## v32
==> flow/design.v (excerpt) <==
module ahb_slave (
    input  wire        HCLK,         
    input  wire        HRESETn,      
    input  wire [31:0] HADDR,        
    input  wire        HWRITE,       
    input  wire [2:0]  HSIZE,        
    input  wire [2:0]  HBURST,       
    input  wire [3:0]  HPROT,        
    input  wire [1:0]  HTRANS,       
    input  wire        HMASTLOCK,    
    input  wire        HSEL,         
    input  wire [31:0] HWDATA,       
    output wire [31:0] HRDATA,       
    output wire        HREADY,       
    output wire        HRESP,        
    input  wire [3:0]  HWSTRB,       
    output wire [31:0] tdr_o,        
    output wire [31:0] lcr_o,        
    output wire [31:0] ocr_o,        
    output wire [31:0] fcr_o,        
    output wire [31:0] ier_o,        
    output wire [31:0] hcr_o,        
    input  wire [31:0] rdr_i,        
    input  wire [31:0] lsr_i,        
    input  wire [31:0] iir_i         
);
    logic        write_read;      
    logic        error_flag;      
    logic        transfer_valid;  
    logic [31:0] addr;            
    logic [2:0]  size;            
    logic [2:0]  burst;           
    logic [3:0]  prot;            
    logic        mastlock;        
    logic [3:0]  strb;            
    logic [31:0] write_data;      
    logic [31:0] read_data;       
    ahb_slave_controller u_controller (
        .HCLK(HCLK),
        .HRESETn(HRESETn),
        .HWRITE(HWRITE),
        .HTRANS(HTRANS),
        .HSEL(HSEL),
        .HADDR(HADDR),
        .HSIZE(HSIZE),
        .HBURST(HBURST),
        .HPROT(HPROT),
        .HMASTLOCK(HMASTLOCK),
        .HWSTRB(HWSTRB),
        .HWDATA(HWDATA),
        .HREADY(HREADY),
        .HRESP(HRESP),
        .HRDATA(HRDATA),
        .addr(addr),
        .size(size),
        .burst(burst),
        .prot(prot),
        .mastlock(mastlock),
        .strb(strb),
        .write_data(write_data),
        .read_data(read_data),
        .write_read(write_read),
        .transfer_valid(transfer_valid),
        .error_flag(error_flag)
    );
    ahb_slave_reg_file u_reg_file (
        .HCLK(HCLK),
        .HRESETn(HRESETn),
        .addr(addr),
        .size(size),
        .burst(burst),
  ...
For scale: ~1600 cells after synthesis, roughly 240 flip-flops, about 410 I/O pins, ~0.012 mm² of cells after synthesis.
clock: 3.48 ns
lec_check: 0
abc_area: 1
cap_margin: 20
core_margin: 2
core_utilization: 72
cts_cluster_diameter: 347
cts_cluster_size: 10
hold_slack_margin: -0.04
setup_slack_margin: 0.84
slew_margin: 20
tns_end_percent: 10
run.sh (not shown) runs the stock make flow with config.mk's settings and CLKGATE_MAP_FILE=.
Flow for v32 halted at 3_3_place_gp, error code GPL-0301.
The following lists how v24 was set up differently from v32:
Settings: MIN_ROUTING_LAYER now met2, previously not set; SETUP_SLACK_MARGIN no longer set, was 0.84; ABC_AREA no longer set, was 1; CTS_CLUSTER_DIAMETER no longer set, was 347; CORE_UTILIZATION now 40, was 72; HOLD_SLACK_MARGIN no longer set, was -0.04; CTS_CLUSTER_SIZE no longer set, was 10; TNS_END_PERCENT no longer set, was 10; GPL_TIMING_DRIVEN now 0, previously not set; the clock period (ns, I/O delays scaled along) now 7.08, was 3.48.
[summary]
v24: all stages done; final checks FAILED (setup timing). What v32 reported for total number of placement rows has to be multiplied by 1.4 to get the figure for v24. Fraction of the mapped netlist area in compound gates in v24 is 12 points higher than in v32. As of v24, yosys stat cell total had fallen by more than a quarter compared to v32. In the reports for v24 and v32, the smaller netlist area before placement belongs to v32. Xor/xnor share of the synthesized area: v32 vs v24 — no meaningful difference. Net count of the mapped netlist | v24 below v32. Synthesized cell count: v24 vs v32 down about 36%. Against v32 as the reference, v24 delivers a lower simple-gate area share of the yosys netlist. As far as post-synthesis async set-or-reset flop share goes, v32 and v24 are indistinguishable; the numbers are identical. Compared with v32, v24 degrades total die size. v24 vs v32, yosys-reported design area after synthesis went up by 610 µm².
[inputs] v35 vs v24
Settings: putting HOLD_SLACK_MARGIN at -0.06 where nothing was set; clearing GPL_TIMING_DRIVEN, which used to be 0; swapping 40 for 58 in CORE_UTILIZATION; clearing MIN_ROUTING_LAYER, which used to be met2; putting TNS_END_PERCENT at 5 where nothing was set; putting CTS_CLUSTER_SIZE at 15 where nothing was set; swapping 7.08 for 3.4 in the clock period (ns, I/O delays scaled along).
Notes after the runs:
In v35 the implementation completed, yet the final layout does not meet the checks, the culprit being setup timing.
Final worst hold slack: v35 and v24 compared, lower one is v35
[compare] base=v24 new=v35: cell area power density increased about 90%, non-clock buffer count increased about 3.3%, combinational cell area excluding buffers and inverters increased about 2.6%, register share after synthesis essentially unchanged, synthesized area essentially unchanged.
Taking v24 as the reference, in v35 overall routed net length has decreased, met1 usage shows an increase of 53 points.
Summary: with v24 as the reference, number of well taps in v35 moved down by more than a quarter.
What v20 does differently from v35 at the input level:
Settings: TNS_END_PERCENT: 5 -> unset; CTS_CLUSTER_SIZE: 15 -> unset; CORE_UTILIZATION: 58 -> 52; HOLD_SLACK_MARGIN: -0.06 -> unset; ABC_AREA: unset -> 1; the clock period (ns, I/O delays scaled along): 3.4 -> 3.71.
[summary]
- v20 | stages: all done | timing, DRC, antenna: all pass
- Final checks on v35, whose flow otherwise completed, came back failing, citing setup timing.
- v20: die width about 3% above v35
- v20 — total of fill cells in the finished design 577 higher, v35 as reference
- For the design area, v20 came in 4.8% lower than v35 did.
- Between v35 and v20, non-clock buffer count decreased.
- The setup total negative slack of v20 exceeds that of v35 by 5.76 ns.

========
Starting RTL as in the previous note.
Settings: LEC_CHECK=0, ABC_AREA=1, CAP_MARGIN=20, CORE_ASPECT_RATIO=0.9, CORE_MARGIN=2, CORE_UTILIZATION=72, CTS_CLUSTER_DIAMETER=314, CTS_CLUSTER_SIZE=72, HOLD_SLACK_MARGIN=0.3, PLACE_DENSITY_LB_ADDON=0.27, SETUP_SLACK_MARGIN=0.32, SLEW_MARGIN=40; clock period 2.37 ns.
The first run never finished: it broke off in global placement, error FLW-0024.
Rerun with:
CORE_ASPECT_RATIO = not set   (was 0.9)
CORE_UTILIZATION = 57   (was 72)
CTS_CLUSTER_DIAMETER = not set   (was 314)
CTS_CLUSTER_SIZE = 53   (was 72)
HOLD_SLACK_MARGIN = not set   (was 0.3)
MAX_ROUTING_LAYER = met4   (was not set)
SETUP_SLACK_MARGIN = not set   (was 0.32)
clock period = 3.32 ns   (was 2.37 ns; I/O delays follow)
=> The new run finished but fails on setup timing. Synthesized area is unchanged. Die size grows by 25%. Synthesized cell count does not change.
Rerun with:
CORE_MARGIN = 4   (was 2)
CORE_UTILIZATION = 44   (was 57)
MAX_ROUTING_LAYER = not set   (was met4)
SETUP_SLACK_MARGIN = 0.65   (was not set)
SLEW_MARGIN = 10   (was 40)
clock period = 2.72 ns   (was 3.32 ns; I/O delays follow)
Effect: The changed run finished but failed the layout checks on hold timing, setup timing. Final area came out higher by 26%. Utilization came out lower by 2.4 points. Global-route usage came out lower by 6.8 points. Setup slack is worse by 0.44 ns. Die area came out higher by 35%. Via count came out higher by 12%. Total power came out higher by 34%. Routed wire length came out higher by 33%. Sequential cell count does not change. Non-clock buffer count came out higher by 153. Synthesized cell count is unchanged.
Rerun with:
ABC_AREA = not set   (was 1)
CORE_MARGIN = 2   (was 4)
CORE_UTILIZATION = 40   (was 44)
CTS_CLUSTER_SIZE = not set   (was 53)
PLACE_DENSITY_LB_ADDON = not set   (was 0.27)
SETUP_SLACK_MARGIN = not set   (was 0.65)
SLEW_MARGIN = 20   (was 10)
clock period = 4.88 ns   (was 2.72 ns; I/O delays follow)
With this change the flow finished with timing, DRC and antenna clean.
Worst hold slack gains 0.35 ns.
Non-clock buffer count fell by 190.
Core utilization fell by 24 points.
Cell count goes down by a quarter to a third.
Rerun with:
ABC_AREA = 1   (was not set)
CORE_UTILIZATION = 53   (was 40)
clock period = 2.81 ns   (was 4.88 ns; I/O delays follow)
=>
- With this change the flow completed and failed the layout checks on setup timing
- synthesized cell count goes up by well over a third
- worst setup slack gets worse by 0.45 ns
- clock power came out higher by well over a third
- critical path depth grows by 6
- worst hold slack is worse by 0.30 ns
- sequential share of layout area goes down by 0.50 points

========
Starting RTL as in the previous note.
make LEC_CHECK=0 CAP_MARGIN=20 CORE_MARGIN=2 CORE_UTILIZATION=70 CTS_CLUSTER_DIAMETER=360 CTS_CLUSTER_SIZE=37 SETUP_SLACK_MARGIN=0.56 SLEW_MARGIN=20 finish   # period 2.15 ns
The baseline aborted during 3_5_place_dp with DPL-0038.
Rerun with:
CORE_UTILIZATION = 58   (was 70)
CTS_CLUSTER_DIAMETER = default   (was 360)
CTS_CLUSTER_SIZE = default   (was 37)
SETUP_SLACK_MARGIN = default   (was 0.56)
clock period = 4.88 ns   (was 2.15 ns; I/O delays follow)
After rerunning: This time the run passed the timing, design-rule and antenna checks. Synthesized area is unchanged. Synthesized cell count is unchanged. Die area climbs by 20%.
Rerun with:
CORE_UTILIZATION = 70   (was 58)
CTS_CLUSTER_SIZE = 59   (was default)
clock period = 3.11 ns   (was 4.88 ns; I/O delays follow)
Result: With this change the flow failed in 3_5_place_dp, error DPL-0038. Synthesized cell count is unchanged. Synthesized area does not change. Die area decreases by about a fifth.
Rerun with:
CORE_UTILIZATION = 64   (was 70)
CTS_CLUSTER_SIZE = 61   (was 59)
HOLD_SLACK_MARGIN = -0.08   (was default)
TNS_END_PERCENT = 5   (was default)
clock period = 3.59 ns   (was 3.11 ns; I/O delays follow)
The new run ran to the end with violations: negative setup slack. Area after synthesis is unchanged. Die size climbs by 9.1%. Synthesized cell count is unchanged.
Rerun with:
ABC_AREA = 1   (was default)
CORE_UTILIZATION = 68   (was 64)
CTS_CLUSTER_SIZE = default   (was 61)
HOLD_SLACK_MARGIN = default   (was -0.08)
PLACE_DENSITY = 0.37   (was default)
TNS_END_PERCENT = default   (was 5)
clock period = 3.32 ns   (was 3.59 ns; I/O delays follow)
Result: The changed run failed in 3_3_place_gp with GPL-0301. Synthesized cell count is higher by 56%. Synthesized area came out lower by 4.8%. Die area fell by 10%.
Rerun with:
CORE_UTILIZATION = 69   (was 68)
CTS_CLUSTER_DIAMETER = 364   (was default)
CTS_CLUSTER_SIZE = 98   (was default)
PLACE_DENSITY = 0.42   (was 0.37)
clock period = 3.03 ns   (was 3.32 ns; I/O delays follow)
=> The new run stopped in 3_3_place_gp, error GPL-0301; die area decreases slightly; synthesized cell count stays the same; area after synthesis is unchanged.

========
Setup of run A:
ahb_slave again, from the RTL that the note above started with.
make LEC_CHECK=0 ABC_AREA=1 CAP_MARGIN=20 CORE_MARGIN=2 CORE_UTILIZATION=66 CTS_CLUSTER_DIAMETER=364 CTS_CLUSTER_SIZE=98 PLACE_DENSITY=0.36 SLEW_MARGIN=20 TNS_END_PERCENT=15 finish   # period 2.79 ns
Run A did not finish: a tool error stopped it during global routing.
[inputs] run B vs run A
- clearing PLACE_DENSITY, which used to be 0.36
- swapping 66 for 58 in CORE_UTILIZATION
- clearing TNS_END_PERCENT, which used to be 15
- putting SETUP_SLACK_MARGIN at -0.15 where nothing was set
- swapping 98 for 15 in CTS_CLUSTER_SIZE
- swapping 364 for 330 in CTS_CLUSTER_DIAMETER
- swapping 2.79 for 3.11 in the clock period (ns, I/O delays scaled along)
## What came out
Completing all stages was not enough for run B: its layout failed the final checks because of negative setup slack. Run B and run A ended up with nearly the same number of storage elements in the synthesis netlist. Per the comparison of run B with run A, portion of the post-synthesis area used by sequential elements neither gained nor lost much, die size went up about 13%.
Modified inputs, run C compared to run B
- CTS_CLUSTER_DIAMETER: 330 -> unset
- ABC_AREA: 1 -> unset
- the clock period (ns, I/O delays scaled along): 3.11 -> 3.2
### Flow results
Run C: flow complete, layout not clean; failing: negative setup slack. Looking at non-clock buffer count, run C sits 6.6% above run B. [compare] base=run B new=run C: number of buffers inserted by post-CTS setup repair went down; largest driver fanout on the critical path went up; power share of the sequential group saw a decrease. Diff run B -> run C: unique cell type count in the Yosys netlist picked up an extra about 160%, count of vias placed by the detailed router lost 16%, instance count on the critical path lost 6, met2 capacity usage during global routing lost 0.39 points, instance area at placement picked up an extra 0.0011 sq mm. Compare run B and run C | area growth from synthesis to final layout lower: run B.
### run C -> run D
- SETUP_SLACK_MARGIN no longer set, was -0.15
- CTS_CLUSTER_SIZE no longer set, was 15
- CORE_UTILIZATION now 51, was 58
- the clock period (ns, I/O delays scaled along) now 3.03, was 3.2
## What came out
- Every stage of run D finished as expected; the final checks, on the other hand, flagged negative setup slack, which means the layout fails.
- Row required arrival time at the worst endpoint: run D lower / run C higher
- Run D ends up with lower global routing met1 resource utilization than run C does.
- The run with more routed wire is run C, not run D.
- Lower worst hold slack across all endpoints was reported by run D, not run C.
For run E, these inputs were changed with respect to run D:
- putting CTS_CLUSTER_SIZE at 61 where nothing was set
- swapping 51 for 68 in CORE_UTILIZATION
- putting HOLD_SLACK_MARGIN at -0.08 where nothing was set
- putting TNS_END_PERCENT at 5 where nothing was set
- swapping 3.03 for 3.59 in the clock period (ns, I/O delays scaled along)
--- outcome ---
The runs compared here, run E and run D, all ended either early or with open violations.
In run D the implementation ran to completion but is not tape-out ready, as the final checks report negative setup slack.
Status: run E FAILED at clock tree synthesis (tool error)
Relative to run D, die area has decreased by 0.0064 sq mm in run E.
Diff run D -> run E: area of the core went down; total placed instance area went down; number of instances in the synthesized netlist did not really move; post-detailed-placement half-perimeter wirelength went up.
From run D to run E the numbers moved as follows: height of the die shows a reduction of 13%, placement-stage worst setup slack shows an increase of 0.36 ns.
The inputs of run F differ from those of run E as listed below.
- clearing HOLD_SLACK_MARGIN, which used to be -0.08
- putting SETUP_SLACK_MARGIN at -0.15 where nothing was set
- putting CTS_CLUSTER_DIAMETER at 29 where nothing was set
- clearing TNS_END_PERCENT, which used to be 5
- swapping 68 for 61 in CORE_UTILIZATION
- swapping 61 for 50 in CTS_CLUSTER_SIZE
- swapping 3.59 for 3.2 in the clock period (ns, I/O delays scaled along)
### Flow results
Estimated wirelength of the detail-placed design (lower): run F. Re simple-gate share of the synthesized area: no difference whatsoever between run E and run F. Number of cells in the design after placement: lower on run E. Status(run F) = ERROR, stage = clock tree synthesis. In run F, chip area is higher than in run E. Sort run F and run E by height of the die asc -> top: run E. Going from run E to run F, core area grew by more than 10%. Run F vs run E, final weighted congestion of routability-driven global placement went down by about 5%.

========
the baseline:
Starting RTL as in the previous note.
## ahb_slave
module ahb_slave (
    input  wire        HCLK,         
    input  wire        HRESETn,      
    input  wire [31:0] HADDR,        
    input  wire        HWRITE,       
    input  wire [2:0]  HSIZE,        
    input  wire [2:0]  HBURST,       
    input  wire [3:0]  HPROT,        
    input  wire [1:0]  HTRANS,       
    input  wire        HMASTLOCK,    
    input  wire        HSEL,         
    input  wire [31:0] HWDATA,       
    output wire [31:0] HRDATA,       
    output wire        HREADY,       
    output wire        HRESP,        
    input  wire [3:0]  HWSTRB,       
    output wire [31:0] tdr_o,        
    output wire [31:0] lcr_o,        
    output wire [31:0] ocr_o,        
    output wire [31:0] fcr_o,        
    output wire [31:0] ier_o,        
    output wire [31:0] hcr_o,        
    input  wire [31:0] rdr_i,        
    input  wire [31:0] lsr_i,        
    input  wire [31:0] iir_i         
);
    logic        write_read;      
    logic        error_flag;      
    logic        transfer_valid;  
    logic [31:0] addr;            
    logic [2:0]  size;            
    logic [2:0]  burst;           
    logic [3:0]  prot;            
    logic        mastlock;        
    logic [3:0]  strb;            
    logic [31:0] write_data;      
    logic [31:0] read_data;       
    ahb_slave_controller u_controller (
        .HCLK(HCLK),
        .HRESETn(HRESETn),
        .HWRITE(HWRITE),
        .HTRANS(HTRANS),
        .HSEL(HSEL),
        .HADDR(HADDR),
        .HSIZE(HSIZE),
        .HBURST(HBURST),
        .HPROT(HPROT),
        .HMASTLOCK(HMASTLOCK),
        .HWSTRB(HWSTRB),
        .HWDATA(HWDATA),
        .HREADY(HREADY),
        .HRESP(HRESP),
        .HRDATA(HRDATA),
        .addr(addr),
        .size(size),
        .burst(burst),
        .prot(prot),
        .mastlock(mastlock),
        .strb(strb),
        .write_data(write_data),
        .read_data(read_data),
        .write_read(write_read),
        .transfer_valid(transfer_valid),
        .error_flag(error_flag)
    );
    ahb_slave_reg_file u_reg_file (
        .HCLK(HCLK),
        .HRESETn(HRESETn),
        .addr(addr),
        .size(size),
        .burst(burst),
        .prot(prot),
        .mastlock(mastlock),
  ...
export LEC_CHECK = 0
export ABC_AREA = 1
export CAP_MARGIN = 20
export CORE_ASPECT_RATIO = 0.5
export CORE_MARGIN = 2
export CORE_UTILIZATION = 72
export CTS_CLUSTER_DIAMETER = 347
export CTS_CLUSTER_SIZE = 93
export HOLD_SLACK_MARGIN = -0.04
export SETUP_SLACK_MARGIN = 0.84
export SLEW_MARGIN = 20
export TNS_END_PERCENT = 10
create_clock -name core_clock -period 3.48 [get_ports {HCLK}]
The baseline: GPL-0301 in global placement (3_3_place_gp) -> run aborted
> inputs changed (the baseline -> the candidate)
# the baseline
export LEC_CHECK = 0
export ABC_AREA = 1
export CAP_MARGIN = 20
export CORE_ASPECT_RATIO = 0.5
export CORE_MARGIN = 2
export CORE_UTILIZATION = 72
export CTS_CLUSTER_DIAMETER = 347
export CTS_CLUSTER_SIZE = 93
export HOLD_SLACK_MARGIN = -0.04
export SETUP_SLACK_MARGIN = 0.84
export SLEW_MARGIN = 20
export TNS_END_PERCENT = 10
create_clock -name core_clock -period 3.48 [get_ports {HCLK}]
# the candidate
export LEC_CHECK = 0
export ABC_AREA = 1
export CAP_MARGIN = 20
export CORE_ASPECT_RATIO = 0.5
export CORE_MARGIN = 2
export CORE_UTILIZATION = 64
export CTS_CLUSTER_DIAMETER = 376
export CTS_CLUSTER_SIZE = 100
export PLACE_DENSITY = 0.84
export SLEW_MARGIN = 20
create_clock -name core_clock -period 2.9 [get_ports {HCLK}]
- The candidate did not finish; a tool error ended it in global routing (5_1_grt).
- The baseline never completed; the flow aborted with a tool error in global placement (3_3_place_gp).
- The baseline -> the candidate: count of flip-flops with a built-in enable after synthesis flat
- Die outline height: the candidate vs the baseline up 5.6 um
- Chip area: higher on the candidate
- Area figure in the yosys stat output across the baseline and the candidate: no real change.
Power is estimated from default activity; no workload was simulated.
